== rev 12 ==
## microprocessor
module microprocessor #(parameter N = 8, ROM_addressBits = 6, RF_addressBits = 3) (
  input  logic                           clk             ,
  input  logic                           rst_n           ,
  input  logic [ 3+2*(RF_addressBits):0] ROM_data        ,
  input  logic [                  N-1:0] SRAM_data       ,
  output logic                           overflowPC      ,
  output logic                           ROM_readEnable  ,
  output logic                           SRAM_readEnable ,
  output logic                           SRAM_writeEnable,
  output logic [    ROM_addressBits-1:0] ROM_address     ,
  output logic [(2**RF_addressBits)-1:0] SRAM_address    ,
  output logic [                  N-1:0] SRAM_data_in
);
Size in the first run: ~1200 cells after synthesis.
==> flow/config.mk <==
export PLATFORM = sky130hd
export DESIGN_NAME = microprocessor
export DESIGN_NICKNAME = microprocessor
export VERILOG_FILES = /design/flow/design.v
export SDC_FILE = /design/flow/constraint.sdc
export NUM_CORES = 4
export LEC_CHECK = 0
export ABC_AREA = 1
export CAP_MARGIN = 20
export CORE_MARGIN = 2
export CORE_UTILIZATION = 72
export CTS_CLUSTER_DIAMETER = 99
export CTS_CLUSTER_SIZE = 32
export PLACE_DENSITY = 0.78
export SLEW_MARGIN = 20
==> flow/constraint.sdc <==
create_clock -name core_clock -period 4.85 [get_ports {clk}]
set_input_delay 0.9700 -clock core_clock [delete_from_list [all_inputs] [get_ports {clk}]]
set_output_delay 0.9700 -clock core_clock [all_outputs]
set_load 0.01 [all_outputs]
run.sh (not shown) runs the stock make flow with config.mk's settings and CLKGATE_MAP_FILE=.
Input changes introduced in rev 13 (baseline for comparison: rev 12):
- an added SETUP_SLACK_MARGIN of -0.13
- a change of CTS_CLUSTER_DIAMETER from 99 to 45
- a change of PLACE_DENSITY from 0.78 to 0.65
- a deleted CTS_CLUSTER_SIZE that had been 32
- a change of the clock period (ns, I/O delays scaled along) from 4.85 to 4.3
Results
- Rev 13: it failed during 5_1_grt, and the tool reported GRT-0232.
- Diff rev 13 and rev 12: last weighted congestion value of the routability-driven placer lower in rev 12
- Compared with rev 12, rev 13 shows estimated wirelength of the detail-placed design higher by about 7%.
- Delta (rev 13 minus rev 12): cell total after placement increased by 47 relative to the old numbers; number of primary I/O pins closely matched the old numbers; total cell area reported by yosys after synthesis closely matched the old numbers; minimum setup slack after placement decreased by 0.50 ns relative to the old numbers.


Setup of main:
microprocessor again, from the RTL that the note above started with.
==> flow/design.v (excerpt) <==
module microprocessor #(parameter N = 8, ROM_addressBits = 6, RF_addressBits = 3) (
  input  logic                           clk             ,
  input  logic                           rst_n           ,
  input  logic [ 3+2*(RF_addressBits):0] ROM_data        ,
  input  logic [                  N-1:0] SRAM_data       ,
  output logic                           overflowPC      ,
  output logic                           ROM_readEnable  ,
  output logic                           SRAM_readEnable ,
  output logic                           SRAM_writeEnable,
  output logic [    ROM_addressBits-1:0] ROM_address     ,
  output logic [(2**RF_addressBits)-1:0] SRAM_address    ,
  output logic [                  N-1:0] SRAM_data_in
);
==> flow/config.mk <==
export PLATFORM = sky130hd
export DESIGN_NAME = microprocessor
export DESIGN_NICKNAME = microprocessor
export VERILOG_FILES = /design/flow/design.v
export SDC_FILE = /design/flow/constraint.sdc
export NUM_CORES = 4
export LEC_CHECK = 0
export ABC_AREA = 1
export CAP_MARGIN = 20
export CORE_MARGIN = 2
export CORE_UTILIZATION = 72
export CTS_CLUSTER_DIAMETER = 99
export CTS_CLUSTER_SIZE = 32
export HOLD_SLACK_MARGIN = 0.3
export PLACE_DENSITY = 0.78
export SLEW_MARGIN = 20
export TNS_END_PERCENT = 5
==> flow/constraint.sdc <==
create_clock -name core_clock -period 4.56 [get_ports {clk}]
set_input_delay 0.9120 -clock core_clock [delete_from_list [all_inputs] [get_ports {clk}]]
set_output_delay 0.9120 -clock core_clock [all_outputs]
set_load 0.01 [all_outputs]
The flow completed for main, but it is not clean: the layout still shows negative setup slack.
Relative to main, the following input files were edited for the feature branch:
- TNS_END_PERCENT: 5 -> unset
- PLACE_DENSITY: 0.78 -> 0.66
- SETUP_SLACK_MARGIN: unset -> -0.09
- HOLD_SLACK_MARGIN: 0.3 -> unset
- the clock period (ns, I/O delays scaled along): 4.56 -> 4.14
==> results <==
No final results exist for the feature branch, since it was stopped by error GRT-0116 during global routing (5_1_grt).
Diff main -> the feature branch: adder and majority cell fraction of the synthesized area shows no meaningful change; CTS H-tree depth shows no meaningful change; routability congestion estimate from global placement shows an increase of 0.051.
